==> build 6 <==
==> flow/design.v <==
module  fir(
	input clk,
	input rst_n,			
	input enable,
	input [2:0] tap,		 
	input [15:0] data_in,		
	output [17:0] data_out,		
	output complete
);
localparam
a0 = 16'd1,	 
a1 = 16'd2,
a2 = 16'd2,
a3 = 16'd3,
a4 = 16'd3,
a5 = 16'd3;
reg [15:0] data_reg_0;	 
reg [15:0] data_reg_1;
reg [15:0] data_reg_2;
reg [15:0] data_reg_3;
reg [15:0] data_reg_4;
reg [15:0] data_reg_5;
reg [15:0] multiplication_0;	 
reg [15:0] multiplication_1;
reg [15:0] multiplication_2;
reg [15:0] multiplication_3;
reg [15:0] multiplication_4;
reg [15:0] multiplication_5;
reg [16:0] sum_1;	 
reg [16:0] sum_2;
reg [16:0] sum_3;
reg [17:0] result;  
reg mul_stage, add_stage1, add_stage2, output_stage;	 
always @ (posedge clk or negedge rst_n)
    begin
        if(!rst_n)
        	begin
        		mul_stage <= 1'b0;
        		add_stage1 <= 1'b0;
        		add_stage2 <= 1'b0;
				output_stage <= 1'b0;
        	end
        else
        	begin
        			mul_stage <= enable;
        			add_stage1 <= mul_stage;
        			add_stage2 <= add_stage1;
        			output_stage <= add_stage2;
        	end
    end
always @ (posedge clk or negedge rst_n)
    begin
        if(!rst_n)
        	begin
        		data_reg_0 <= 0;
        		data_reg_1 <= 0;
        		data_reg_2 <= 0;
        		data_reg_3 <= 0;
			data_reg_4 <= 0;
        		data_reg_5 <= 0;
        	end
        else
        	begin
				case (tap)
					3'd2:
					begin
						if (enable) 
							begin
								data_reg_0 <= data_in;
								data_reg_1 <= data_reg_0;
							end
						else 
							begin
								data_reg_0 <= data_reg_0;
								data_reg_1 <= data_reg_1;
							end
					end
					3'd3:
					begin
						if (enable) 
							begin
								data_reg_0 <= data_in;
								data_reg_1 <= data_reg_0;
								data_reg_2 <= data_reg_1;
							end
						else 
							begin
								data_reg_0 <= data_reg_0;
								data_reg_1 <= data_reg_1;
								data_reg_2 <= data_reg_2;
							end
					end
					3'd4:
					begin
						if (enable) 
							begin
								data_reg_0 <= data_in;
								data_reg_1 <= data_reg_0;
								data_reg_2 <= data_reg_1;
								data_reg_3 <= data_reg_2;
							end
						else 
							begin
								data_reg_0 <= data_reg_0;
								data_reg_1 <= data_reg_1;
								data_reg_2 <= data_reg_2;
								data_reg_3 <= data_reg_3;
							end
					end
					3'd5:
					begin
						if (enable) 
							begin
								data_reg_0 <= data_in;
								data_reg_1 <= data_reg_0;
								data_reg_2 <= data_reg_1;
								data_reg_3 <= data_reg_2;
								data_reg_4 <= data_reg_3;
							end
						else 
							begin
								data_reg_0 <= data_reg_0;
								data_reg_1 <= data_reg_1;
								data_reg_2 <= data_reg_2;
								data_reg_3 <= data_reg_3;
								data_reg_4 <= data_reg_4;
							end
					end
					3'd6:
					begin
						if (enable) 
							begin
								data_reg_0 <= data_in;
								data_reg_1 <= data_reg_0;
								data_reg_2 <= data_reg_1;
								data_reg_3 <= data_reg_2;
								data_reg_4 <= data_reg_3;
								data_reg_5 <= data_reg_4;
							end
						else 
							begin
								data_reg_0 <= data_reg_0;
								data_reg_1 <= data_reg_1;
								data_reg_2 <= data_reg_2;
								data_reg_3 <= data_reg_3;
								data_reg_4 <= data_reg_4;
								data_reg_5 <= data_reg_5;
							end
					end
				endcase
        	end
    end
always @ (posedge clk or negedge rst_n)
    begin
        if(!rst_n)
        	begin
        		multiplication_0 <= 0;
        		multiplication_1 <= 0;
        		multiplication_2 <= 0;
        		multiplication_3 <= 0;
			multiplication_4 <= 0;
        		multiplication_5 <= 0;
        	end
        else
        	begin
				case (tap)
					3'd2:
					begin
						if(mul_stage)
							begin
								multiplication_0 <= a0 * data_reg_0;
								multiplication_1 <= a1 * data_reg_1;
							end
						else 
							begin
								multiplication_0 <= multiplication_0;
								multiplication_1 <= multiplication_1;
							end
					end
					3'd3:
					begin
						if(mul_stage)
							begin
								multiplication_0 <= a0 * data_reg_0;
								multiplication_1 <= a1 * data_reg_1;
								multiplication_2 <= a2 * data_reg_2;
							end
						else 
							begin
								multiplication_0 <= multiplication_0;
								multiplication_1 <= multiplication_1;
								multiplication_2 <= multiplication_2;
							end
					end
					3'd4:
					begin
						if(mul_stage)
							begin
								multiplication_0 <= a0 * data_reg_0;
								multiplication_1 <= a1 * data_reg_1;
								multiplication_2 <= a2 * data_reg_2;
								multiplication_3 <= a3 * data_reg_3;
							end
						else 
							begin
								multiplication_0 <= multiplication_0;
								multiplication_1 <= multiplication_1;
								multiplication_2 <= multiplication_2;
								multiplication_3 <= multiplication_3;
							end
					end
					3'd5:
					begin
						if(mul_stage)
							begin
								multiplication_0 <= a0 * data_reg_0;
								multiplication_1 <= a1 * data_reg_1;
								multiplication_2 <= a2 * data_reg_2;
								multiplication_3 <= a3 * data_reg_3;
								multiplication_4 <= a4 * data_reg_4;
							end
						else 
							begin
								multiplication_0 <= multiplication_0;
								multiplication_1 <= multiplication_1;
								multiplication_2 <= multiplication_2;
								multiplication_3 <= multiplication_3;
								multiplication_4 <= multiplication_4;
							end
					end
					3'd6:
					begin
						if(mul_stage)
							begin
								multiplication_0 <= a0 * data_reg_0;
								multiplication_1 <= a1 * data_reg_1;
								multiplication_2 <= a2 * data_reg_2;
								multiplication_3 <= a3 * data_reg_3;
								multiplication_4 <= a4 * data_reg_4;
								multiplication_5 <= a5 * data_reg_5;
							end
						else 
							begin
								multiplication_0 <= multiplication_0;
								multiplication_1 <= multiplication_1;
								multiplication_2 <= multiplication_2;
								multiplication_3 <= multiplication_3;
								multiplication_4 <= multiplication_4;
								multiplication_5 <= multiplication_5;
							end
					end
				endcase
        	end
    end
always @ (posedge clk or negedge rst_n)
    begin
        if(!rst_n)
        	begin
        		sum_1 <= 0;
        		sum_2 <= 0;
			sum_3 <= 0;
        	end
        else
        	begin
				case (tap)
					3'd2:
					begin
						if (add_stage1) 
							begin
								sum_1 <= multiplication_0 + multiplication_1;
								sum_2 <= 0;
							end
						else 
							begin
								sum_1 <= sum_1;
								sum_2 <= sum_2;
							end
					end
					3'd3:
					begin
						if (add_stage1) 
							begin
								sum_1 <= multiplication_0 + multiplication_1;
								sum_2 <= multiplication_2; 
							end
						else 
							begin
								sum_1 <= sum_1;
								sum_2 <= sum_2;
							end
					end
					3'd4:
					begin
						if (add_stage1) 
							begin
								sum_1 <= multiplication_0 + multiplication_1;
								sum_2 <= multiplication_2 + multiplication_3; 
							end
						else 
							begin
								sum_1 <= sum_1;
								sum_2 <= sum_2;
							end
					end
					3'd5:
					begin
						if (add_stage1) 
							begin
								sum_1 <= multiplication_0 + multiplication_1;
								sum_2 <= multiplication_2 + multiplication_3; 
								sum_3 <= multiplication_4;
							end
						else 
							begin
								sum_1 <= sum_1;
								sum_2 <= sum_2;
								sum_3 <= sum_3;
							end
					end
					3'd6:
					begin
						if (add_stage1) 
							begin
								sum_1 <= multiplication_0 + multiplication_1;
								sum_2 <= multiplication_2 + multiplication_3; 
								sum_3 <= multiplication_4 + multiplication_5; 
							end
						else 
							begin
								sum_1 <= sum_1;
								sum_2 <= sum_2;
								sum_3 <= sum_3;
							end
					end
				endcase
        	end
    end
always @ (posedge clk or negedge rst_n)
      begin
          if(!rst_n)
          	begin
          		result <= 0;
          	end
          else
          	begin
				case (tap)
					3'd2:
					begin
						if (add_stage2) 
							begin
								result <= sum_2 + sum_1;
							end
						else 
							begin
								result <= result;
							end
					end
					3'd3:
					begin
						if (add_stage2) 
							begin
								result <= sum_2 + sum_1;
							end
						else 
							begin
								result <= result;
							end
					end
					3'd4:
					begin
						if (add_stage2) 
							begin
								result <= sum_2 + sum_1;
							end
						else 
							begin
								result <= result;
							end
					end
					3'd5:
					begin
						if (add_stage2) 
							begin
								result <= sum_2 + sum_1 + sum_3;
							end
						else 
							begin
								result <= result;
							end
					end
					3'd6:
					begin
						if (add_stage2) 
							begin
								result <= sum_2 + sum_1 + sum_3;
							end
						else 
							begin
								result <= result;
							end
					end
				endcase
          	end
      end
assign data_out = result;	 
assign complete = output_stage;
endmodule
==> flow/run.sh <==
#!/bin/bash
# the make line also repeats each setting of config.mk as NAME=value (left out here)
make -C /OpenROAD-flow-scripts/flow DESIGN_CONFIG=/design/flow/config.mk WORK_HOME=/design/flow/orfs CLKGATE_MAP_FILE= finish
==> flow/config.mk <==
export PLATFORM = sky130hd
export DESIGN_NAME = fir
export DESIGN_NICKNAME = fir
export VERILOG_FILES = /design/flow/design.v
export SDC_FILE = /design/flow/constraint.sdc
export NUM_CORES = 4
export LEC_CHECK = 0
export ABC_AREA = 1
export CAP_MARGIN = 20
export CELL_PAD_IN_SITES_GLOBAL_PLACEMENT = 1
export CORE_MARGIN = 3
export CORE_UTILIZATION = 20
export CTS_CLUSTER_SIZE = 47
export GPL_ROUTABILITY_DRIVEN = 0
export GPL_TIMING_DRIVEN = 0
export HOLD_SLACK_MARGIN = 0.15
export SLEW_MARGIN = 20
==> flow/constraint.sdc <==
create_clock -name core_clock -period 6.87 [get_ports {clk}]
set_input_delay 1.3740 -clock core_clock [delete_from_list [all_inputs] [get_ports {clk}]]
set_output_delay 1.3740 -clock core_clock [all_outputs]
set_load 0.01 [all_outputs]
==> inputs of build 91, as changes to build 6 <==
==> flow/config.mk (replaced) <==
export PLATFORM = sky130hd
export DESIGN_NAME = fir
export DESIGN_NICKNAME = fir
export VERILOG_FILES = /design/flow/design.v
export SDC_FILE = /design/flow/constraint.sdc
export NUM_CORES = 4
export LEC_CHECK = 0
export CAP_MARGIN = 20
export CELL_PAD_IN_SITES_GLOBAL_PLACEMENT = 3
export CORE_MARGIN = 2
export CORE_UTILIZATION = 40
export GPL_TIMING_DRIVEN = 0
export HOLD_SLACK_MARGIN = 0.13
export SLEW_MARGIN = 20
==> flow/constraint.sdc (replaced) <==
create_clock -name core_clock -period 4.0 [get_ports {clk}]
set_input_delay 0.8000 -clock core_clock [delete_from_list [all_inputs] [get_ports {clk}]]
set_output_delay 0.8000 -clock core_clock [all_outputs]
set_load 0.01 [all_outputs]
==> inputs of build 97, as changes to build 6 <==
==> flow/config.mk (replaced) <==
export PLATFORM = sky130hd
export DESIGN_NAME = fir
export DESIGN_NICKNAME = fir
export VERILOG_FILES = /design/flow/design.v
export SDC_FILE = /design/flow/constraint.sdc
export NUM_CORES = 4
export LEC_CHECK = 0
export ABC_AREA = 0
export CAP_MARGIN = 20
export CELL_PAD_IN_SITES_DETAIL_PLACEMENT = 0
export CORE_MARGIN = 2
export CORE_UTILIZATION = 66
export GPL_ROUTABILITY_DRIVEN = 0
export GPL_TIMING_DRIVEN = 1
export MAX_ROUTING_LAYER = met4
export SLEW_MARGIN = 25
==> flow/constraint.sdc (replaced) <==
create_clock -name core_clock -period 3.07 [get_ports {clk}]
set_input_delay 0.6140 -clock core_clock [delete_from_list [all_inputs] [get_ports {clk}]]
set_output_delay 0.6140 -clock core_clock [all_outputs]
set_load 0.01 [all_outputs]
==> inputs of build 7, as changes to build 6 <==
==> flow/config.mk (replaced) <==
export PLATFORM = sky130hd
export DESIGN_NAME = fir
export DESIGN_NICKNAME = fir
export VERILOG_FILES = /design/flow/design.v
export SDC_FILE = /design/flow/constraint.sdc
export NUM_CORES = 4
export LEC_CHECK = 0
export CAP_MARGIN = 20
export CORE_MARGIN = 2
export CORE_UTILIZATION = 40
export SLEW_MARGIN = 20
==> flow/constraint.sdc (replaced) <==
create_clock -name core_clock -period 3.89 [get_ports {clk}]
set_input_delay 0.7780 -clock core_clock [delete_from_list [all_inputs] [get_ports {clk}]]
set_output_delay 0.7780 -clock core_clock [all_outputs]
set_load 0.01 [all_outputs]
==> qor summary <==
|  | build 97 | build 91 | build 6 | build 7 |
|---|---|---|---|---|
| Outcome | failed layout checks | finished clean | finished clean | finished clean |
| Layout check failures | setup timing | - | - | - |
| Class of the tightest hold or removal check | input pin to async pin | input pin to async pin | flip-flop to flip-flop | input pin to async pin |
| Max Fanout on Critical Path | 3 | 3 | 5 | 3 |
| Post-CTS Resized | 15 | 13 | 0 | 1 |
| Post-Synth Simple-Gate Area | 8.93% | 8.93% | 27.4% | 8.93% |
| Aoi share | 15.8% | 15.8% | 13.0% | 15.8% |
| Amount of wire on met3 after detailed routing | 1.45 mm | 1.16 mm | 1.02 mm | 1.05 mm |
| Number of global-route vias before repair | 11,100 | 10,700 | 14,200 | 10,100 |
| Buffers, non-clock | 146 | 88 | 92 | 67 |
| Die height | 155 um | 197 um | 294 um | 197 um |
| Area overhead of the layout relative to synthesis | 17.6% | 14.4% | 16.7% | 14.4% |
| Mean routed wirelength per cell | 18.4 um | 19.6 um | 14.6 um | 16.9 um |
| Met2 usage | 48.9% | 35.0% | 19.5% | 27.9% |
| # clk buffers | 39 | 44 | 44 | 44 |
| Post-synthesis cell count from yosys | 1,406 | 1,406 | 2,253 | 1,406 |
